==> flow/design.v (excerpt) <==
module ahb_to_apb_bridge
#(
        parameter AHB_AW = 32,
        parameter APB_AW = 32,
        parameter AHB_DW = 32,
        parameter APB_DW = 8,
        parameter FIFO_SIZE = 8
)
(
        HCLK,        
        HRESETn,     
        HADDR,       
        HSIZE,       
        HWDATA,      
        HWRITE,      
        HRDATA,      
        HREADY,      
        HRESP,       
        HSELAPB,     
        PADDR,       
        PSEL,        
        PENABLE,     
        PWRITE,      
        PWDATA,      
        PRDATA,      
        PREADY,      
        PSLVERR      
);
Size in the first run: about 670 flip-flops, about 160 I/O pins, about 0.028 mm² of cells after synthesis.
make LEC_CHECK=0 ABC_AREA=1 CAP_MARGIN=20 CELL_PAD_IN_SITES_GLOBAL_PLACEMENT=0 CORE_ASPECT_RATIO=1.44 CORE_MARGIN=3 CORE_UTILIZATION=66 CTS_CLUSTER_DIAMETER=42 CTS_CLUSTER_SIZE=29 MAX_ROUTING_LAYER=met4 PLACE_DENSITY_LB_ADDON=0.26 SLEW_MARGIN=20 finish   # period 3.41 ns
run.sh (not shown) runs the stock make flow with config.mk's settings and CLKGATE_MAP_FILE=.
Edit:
Settings changed: ABC_AREA 1 to default, CELL_PAD_IN_SITES_GLOBAL_PLACEMENT 0 to default, CORE_ASPECT_RATIO 1.44 to default, CORE_MARGIN 3 to 2, CORE_UTILIZATION 66 to 34, CTS_CLUSTER_DIAMETER 42 to default, CTS_CLUSTER_SIZE 29 to default, MAX_ROUTING_LAYER met4 to default, PLACE_DENSITY_LB_ADDON 0.26 to default.
Clock period 3.41 ns to 5.23 ns, I/O delays scaled along.
Non-clock buffer count fell by 49.
Wire length fell by 18%.
Critical path depth fell by 5.
Total power fell by 55%.
Final area fell by 2.8%.
Synthesized cell count fell by about 45%.
Flip-flop count stays the same.
Worst setup slack is better by 0.51 ns.
Edit:
Settings changed: CORE_UTILIZATION 34 to 66.
Clock period 5.23 ns to 2.9 ns, I/O delays scaled along.
With this change the flow completed and failed the layout checks on negative setup slack.
Sequential power climbs by well over a third.
Global-route usage increases by 16 points.
Hold slack gets worse by 0.011 ns.
Cell area climbs by a few percent.
Setup slack loses 1.3 ns.
Power came out higher by well over a third.
Non-clock buffer count increases by 133.
Via count went up by a little under a tenth.
First-iteration DRC count goes up by well over a third.
Edit:
Settings changed: CORE_UTILIZATION 66 to 72, CTS_CLUSTER_DIAMETER from default to 352, CTS_CLUSTER_SIZE from default to 31.
=> The changed run finished but fails on negative setup slack. Global-route usage came out higher by 0.14 points. Sequential share of layout area came out higher by 4.0 points. Non-clock buffer count came out lower by 34.

* * *

## juniper
Starting RTL as in the previous note.
## ahb_to_apb_bridge
module ahb_to_apb_bridge
#(
        parameter AHB_AW = 32,
        parameter APB_AW = 32,
        parameter AHB_DW = 32,
        parameter APB_DW = 8,
        parameter FIFO_SIZE = 8
)
(
        HCLK,        
        HRESETn,     
        HADDR,       
        HSIZE,       
        HWDATA,      
        HWRITE,      
        HRDATA,      
        HREADY,      
        HRESP,       
        HSELAPB,     
        PADDR,       
        PSEL,        
        PENABLE,     
        PWRITE,      
        PWDATA,      
        PRDATA,      
        PREADY,      
        PSLVERR      
);
==> flow/config.mk <==
export PLATFORM = sky130hd
export DESIGN_NAME = ahb_to_apb_bridge
export DESIGN_NICKNAME = ahb_to_apb_bridge
export VERILOG_FILES = /design/flow/design.v
export SDC_FILE = /design/flow/constraint.sdc
export NUM_CORES = 4
export LEC_CHECK = 0
export CAP_MARGIN = 0
export CORE_MARGIN = 2
export CORE_UTILIZATION = 72
export CTS_CLUSTER_DIAMETER = 93
export HOLD_SLACK_MARGIN = -0.09
export PLACE_DENSITY = 0.39
export SETUP_SLACK_MARGIN = -0.27
export SLEW_MARGIN = 20
==> flow/constraint.sdc <==
create_clock -name core_clock -period 2.9 [get_ports {HCLK}]
set_input_delay 0.5800 -clock core_clock [delete_from_list [all_inputs] [get_ports {HCLK}]]
set_output_delay 0.5800 -clock core_clock [all_outputs]
set_load 0.01 [all_outputs]
Nothing crashed in juniper and all stages finished; the problem is that the final layout failed, the offending checks being setup timing.
Edits applied to the flow inputs when going from juniper to yarrow:
Settings: HOLD_SLACK_MARGIN: -0.09 -> unset; TNS_END_PERCENT: unset -> 10; CTS_CLUSTER_DIAMETER: 93 -> unset; SETUP_SLACK_MARGIN: -0.27 -> unset; ABC_AREA: unset -> 1; CAP_MARGIN: 0 -> 20; PLACE_DENSITY: 0.39 -> unset.
yarrow finished all stages; however, its layout fails the closing checks, the failures being setup timing.
First-pass GRT wire length delta (yarrow − juniper): unfavourable
When yarrow is set beside juniper, its synthesized area divided by synthesized cell count turns out to be about 40% smaller.
Against juniper as the reference, yarrow delivers a higher final non-filler cell area.
For sequential cell count, yarrow and juniper come out practically identical.
Share of the synthesized netlist area taken by xor and xnor gates | yarrow below juniper
Vertical die dimension came out higher on yarrow than on juniper.
Diff juniper -> yarrow: final worst slack rose 250 ps; via density per instance dropped about 4.6%.
--- input diff yarrow..amber ---
Settings: putting CTS_CLUSTER_DIAMETER at 352 where nothing was set; putting PLACE_DENSITY_LB_ADDON at 0.07 where nothing was set; putting CTS_CLUSTER_SIZE at 31 where nothing was set; putting SETUP_SLACK_MARGIN at 0.84 where nothing was set; clearing ABC_AREA, which used to be 1; putting CORE_ASPECT_RATIO at 0.71 where nothing was set; clearing TNS_END_PERCENT, which used to be 10.
Results
Status(amber) = ERROR, stage = clock tree synthesis (4_1_cts). For amber, the largest family of logic cells by area was multiplexers, unlike yarrow, where it was simple AND/OR/NAND/NOR gates. NOTE: final RePlAce weighted congestion in amber falls short of that of yarrow. Compared with yarrow, in amber synthesized cell count fell by about 45%; post-synthesis mux area share rose by 16 points; Yosys chip area fell by about 4.7%.
Edits applied to the flow inputs when going from amber to xenon:
Settings: PLACE_DENSITY_LB_ADDON no longer set, was 0.07; HOLD_SLACK_MARGIN now -0.09, previously not set; MAX_ROUTING_LAYER now met4, previously not set; CELL_PAD_IN_SITES_GLOBAL_PLACEMENT now 0, previously not set; ABC_AREA now 1, previously not set; CTS_CLUSTER_DIAMETER now 42, was 352; SETUP_SLACK_MARGIN now -0.28, was 0.84; PLACE_DENSITY now 0.64, previously not set; CORE_ASPECT_RATIO now 0.87, was 0.71; CTS_CLUSTER_SIZE now 29, was 31; CAP_MARGIN now 0, was 20.
==> comparison <==
The layout from xenon, despite a flow that completed every stage, fails the layout checks, with the failing checks listed as setup timing.
Compared with amber, xenon shows y dimension of the die that has gone up by more than 10%.
Area fraction in full adders, half adders and majority gates across xenon and amber: no real change.
Comparing xenon and amber, the higher post-synth area from yosys stat is on xenon.
Changes in raven relative to xenon:
Settings: CTS_CLUSTER_SIZE removed (was 29); CTS_CLUSTER_DIAMETER changed from 42 to 93; CELL_PAD_IN_SITES_GLOBAL_PLACEMENT removed (was 0); PLACE_DENSITY removed (was 0.64); SETUP_SLACK_MARGIN changed from -0.28 to -0.27; ABC_AREA removed (was 1); CORE_ASPECT_RATIO removed (was 0.87); MAX_ROUTING_LAYER removed (was met4).
## What came out
Delta (raven minus xenon): post-synthesis mux area share rose by 16 points; remaining max-slew budget at the tightest pin rose by 7.9 points; fraction of power spent switching nets fell by 15 points; number of DRC violations after detailed-routing iteration 0 fell by about 38%. Compared with xenon, raven shows post-layout period usage of the worst path higher by 11 points. Relative to xenon, the sequential share of layout area of raven is higher by 2.2 points. raven finished all stages; however, its layout fails the closing checks, the failures being setup timing. xenon has a higher post-route total power than raven. Comparing raven and xenon, the higher synthesized netlist cell count was measured on xenon. Compared to xenon, the routing of raven uses less wire.

* * *

## job 1422
ahb_to_apb_bridge again, from the RTL that the note above started with.
## ahb_to_apb_bridge
module ahb_to_apb_bridge
#(
        parameter AHB_AW = 32,
        parameter APB_AW = 32,
        parameter AHB_DW = 32,
        parameter APB_DW = 8,
        parameter FIFO_SIZE = 8
)
(
        HCLK,        
        HRESETn,     
        HADDR,       
        HSIZE,       
        HWDATA,      
        HWRITE,      
        HRDATA,      
        HREADY,      
        HRESP,       
        HSELAPB,     
        PADDR,       
        PSEL,        
        PENABLE,     
        PWRITE,      
        PWDATA,      
        PRDATA,      
        PREADY,      
        PSLVERR      
);
localparam RATIO = AHB_DW / APB_DW;
input                   HCLK;
input                   HRESETn;
input [(AHB_AW-1):0]    HADDR;
input [2:0]             HSIZE;
input [(AHB_DW-1):0]    HWDATA;
input                   HWRITE;
input                   HSELAPB;
output [(AHB_DW-1):0]   HRDATA;
output                  HREADY;
output                  HRESP;
input [(APB_DW-1):0]    PRDATA;
input                   PREADY;
input                   PSLVERR;
output [(APB_AW-1):0]   PADDR;
  ...
clock: 6.47 ns
lec_check: 0
cap_margin: 10
core_margin: 2
core_utilization: 66
max_routing_layer: met5
min_routing_layer: met1
place_density_lb_addon: 0.23
setup_slack_margin: -0.52
slew_margin: 20
tns_end_percent: 75
Edits applied to the flow inputs when going from job 1422 to job 768:
==> flow/config.mk <==
export PLATFORM = sky130hd
export DESIGN_NAME = ahb_to_apb_bridge
export DESIGN_NICKNAME = ahb_to_apb_bridge
export VERILOG_FILES = /design/flow/design.v
export SDC_FILE = /design/flow/constraint.sdc
export NUM_CORES = 4
export LEC_CHECK = 0
export CAP_MARGIN = 20
export CORE_MARGIN = 2
export CORE_UTILIZATION = 72
export HOLD_SLACK_MARGIN = -0.08
export SETUP_SLACK_MARGIN = -0.35
export SLEW_MARGIN = 20
==> flow/constraint.sdc <==
create_clock -name core_clock -period 4.19 [get_ports {HCLK}]
set_input_delay 0.8380 -clock core_clock [delete_from_list [all_inputs] [get_ports {HCLK}]]
set_output_delay 0.8380 -clock core_clock [all_outputs]
set_load 0.01 [all_outputs]
## What came out
Layout checks on job 768: not met. Flow itself completed; violations: negative setup slack. Job 768 vs. job 1422: wire length of the first global-routing pass has increased, global-route usage picked up an extra 4.5 points, power increased by 55% relative to the old numbers, distinct cell type count of the synthesized netlist comparable. Compared to job 1422, job 768 shows a narrower setup margin. The run showing the greater final setup violation count is job 768. Job 1422 ended up with PWDATA[7] as its end point of the critical path; job 768 ended up with PWDATA[1]. On job 768: post-route fraction of the period consumed by the critical path is 23 points higher than what job 1422 gave. Job 768: combinational power about 56% above job 1422.
[inputs] job 1469 vs job 768
--- a/flow/config.mk
+++ b/flow/config.mk
@@ -7,2 +7,3 @@
 export LEC_CHECK = 0
+export ABC_AREA = 1
 export CAP_MARGIN = 20
@@ -10,4 +11,4 @@
 export CORE_UTILIZATION = 72
-export HOLD_SLACK_MARGIN = -0.08
-export SETUP_SLACK_MARGIN = -0.35
-export SLEW_MARGIN = 20
+export CTS_CLUSTER_SIZE = 10
+export SLEW_MARGIN = 30
+export TNS_END_PERCENT = 10
==> flow/constraint.sdc <==
create_clock -name core_clock -period 2.9 [get_ports {HCLK}]
set_input_delay 0.5800 -clock core_clock [delete_from_list [all_inputs] [get_ports {HCLK}]]
set_output_delay 0.5800 -clock core_clock [all_outputs]
set_load 0.01 [all_outputs]
--- outcome ---
- Job 1469 and job 768: no clean run
- [job 768] flow finished | final checks: failed | reasons: negative setup slack
- Job 1469 — placer congestion estimate 5.6% higher, job 768 as reference
- Delta (job 1469 minus job 768): final area now larger, share of the final layout cell area in sequential cells saw a decrease, smallest hold slack went up by 0.18 ns.
- Compared job 1469 vs job 768, and floorplan net count is up in job 1469.
- The multiplexer share of the synthesized area reported for job 1469 is smaller than that of job 768 by 16 points.
- For job 768, the biggest combinational cell group after synthesis was multiplexers, unlike job 1469, where it was simple AND/OR/NAND/NOR gates.
- Job 1469 reports a higher final layout net count than job 768 does.
### job 1469 -> job 2618
--- a/flow/config.mk
+++ b/flow/config.mk
@@ -7,8 +7,9 @@
 export LEC_CHECK = 0
-export ABC_AREA = 1
-export CAP_MARGIN = 20
+export CAP_MARGIN = 35
 export CORE_MARGIN = 2
 export CORE_UTILIZATION = 72
-export CTS_CLUSTER_SIZE = 10
-export SLEW_MARGIN = 30
-export TNS_END_PERCENT = 10
+export CTS_CLUSTER_DIAMETER = 93
+export HOLD_SLACK_MARGIN = -0.09
+export PLACE_DENSITY = 0.64
+export SETUP_SLACK_MARGIN = -0.27
+export SLEW_MARGIN = 20
### Flow results
- The delay contributed by the slowest stage of the critical path of job 2618 falls short of that of job 1469 by 0.02 ns.
- Compared job 2618 vs job 1469, and final instance count without filler cells is down in job 2618.
- Job 2618 vs job 1469: horizontal extent of the die down
- Fraction of power consumed by combinational cells in job 2618 is 25 points below job 1469.
- Comparing job 1469 and job 2618, the higher clock network latency to the later pin of the worst-skew pair was measured on job 1469.
- Compare job 1469 and job 2618 | core utilization lower: job 1469
- Job 2618: flow complete, layout not clean; failing: negative setup slack
- Job 1469 vs job 2618, worst setup path endpoint: PWDATA[7] vs PWDATA[3]
diff inputs: job 2618 => job 6210
--- a/flow/config.mk
+++ b/flow/config.mk
@@ -7,9 +7,6 @@
 export LEC_CHECK = 0
-export CAP_MARGIN = 35
+export CAP_MARGIN = 0
 export CORE_MARGIN = 2
-export CORE_UTILIZATION = 72
+export CORE_UTILIZATION = 70
 export CTS_CLUSTER_DIAMETER = 93
-export HOLD_SLACK_MARGIN = -0.09
-export PLACE_DENSITY = 0.64
-export SETUP_SLACK_MARGIN = -0.27
 export SLEW_MARGIN = 20
## What came out
- Diff job 6210..job 2618 | post-CTS clock slew at the launch and capture registers of the worst setup and hold paths | negligible
- Relative to job 2618, the post-detailed-route wirelength per cell of job 6210 is lower by 2.3 µm.
- In job 6210 the implementation completed, yet the final layout does not meet the checks, the culprit being negative setup slack.
- Diff job 2618 -> job 6210: non-clock buffer count saw an increase, count of placed standard cells including taps +63, final setup TNS climbed 6.66 ns, layout filler cell count moved up, detailed-routing wirelength on met1 -about 1.4%.
- Higher ratio of final minimum period to clock period among job 2618 and job 6210: job 2618
- Sort job 2618 and job 6210 by clock share of power desc -> top: job 6210
- Looking at master of the slowest instance on the critical path, the sky130_fd_sc_hd__mux4_2 result is from job 6210; the sky130_fd_sc_hd__dfrtp_4 one comes from job 2618.

* * *

ahb_to_apb_bridge again, from the RTL that the note above started with.
==> flow/design.v (excerpt) <==
module ahb_to_apb_bridge
#(
        parameter AHB_AW = 32,
        parameter APB_AW = 32,
        parameter AHB_DW = 32,
        parameter APB_DW = 8,
        parameter FIFO_SIZE = 8
)
(
        HCLK,        
        HRESETn,     
        HADDR,       
        HSIZE,       
        HWDATA,      
        HWRITE,      
        HRDATA,      
        HREADY,      
        HRESP,       
        HSELAPB,     
        PADDR,       
        PSEL,        
        PENABLE,     
        PWRITE,      
        PWDATA,      
        PRDATA,      
        PREADY,      
        PSLVERR      
);
make LEC_CHECK=0 ABC_AREA=0 CAP_MARGIN=40 CELL_PAD_IN_SITES_DETAIL_PLACEMENT=1 CELL_PAD_IN_SITES_GLOBAL_PLACEMENT=2 CORE_ASPECT_RATIO=0.52 CORE_MARGIN=3 CORE_UTILIZATION=49 CTS_CLUSTER_DIAMETER=42 CTS_CLUSTER_SIZE=29 MAX_ROUTING_LAYER=met5 PLACE_DENSITY_LB_ADDON=0.26 SETUP_SLACK_MARGIN=0.74 SLEW_MARGIN=10 finish   # period 7.14 ns
Rerun with:
==> flow/config.mk (replaced) <==
export PLATFORM = sky130hd
export DESIGN_NAME = ahb_to_apb_bridge
export DESIGN_NICKNAME = ahb_to_apb_bridge
export VERILOG_FILES = /design/flow/design.v
export SDC_FILE = /design/flow/constraint.sdc
export NUM_CORES = 4
export LEC_CHECK = 0
export CAP_MARGIN = 20
export CORE_MARGIN = 2
export CORE_UTILIZATION = 40
export SLEW_MARGIN = 20
==> flow/constraint.sdc (replaced) <==
create_clock -name core_clock -period 5.23 [get_ports {HCLK}]
set_input_delay 1.0460 -clock core_clock [delete_from_list [all_inputs] [get_ports {HCLK}]]
set_output_delay 1.0460 -clock core_clock [all_outputs]
set_load 0.01 [all_outputs]
The changed run passed the timing, design-rule and antenna checks.
Cell area grows by 2.2%.
Worst hold slack is worse by 0.0062 ns.
Critical path depth does not change.
Clock power climbs by about 64%.
Power increases by 45%.
Setup slack is worse by 1.1 ns.
Power and IR drop assume default switching activity.
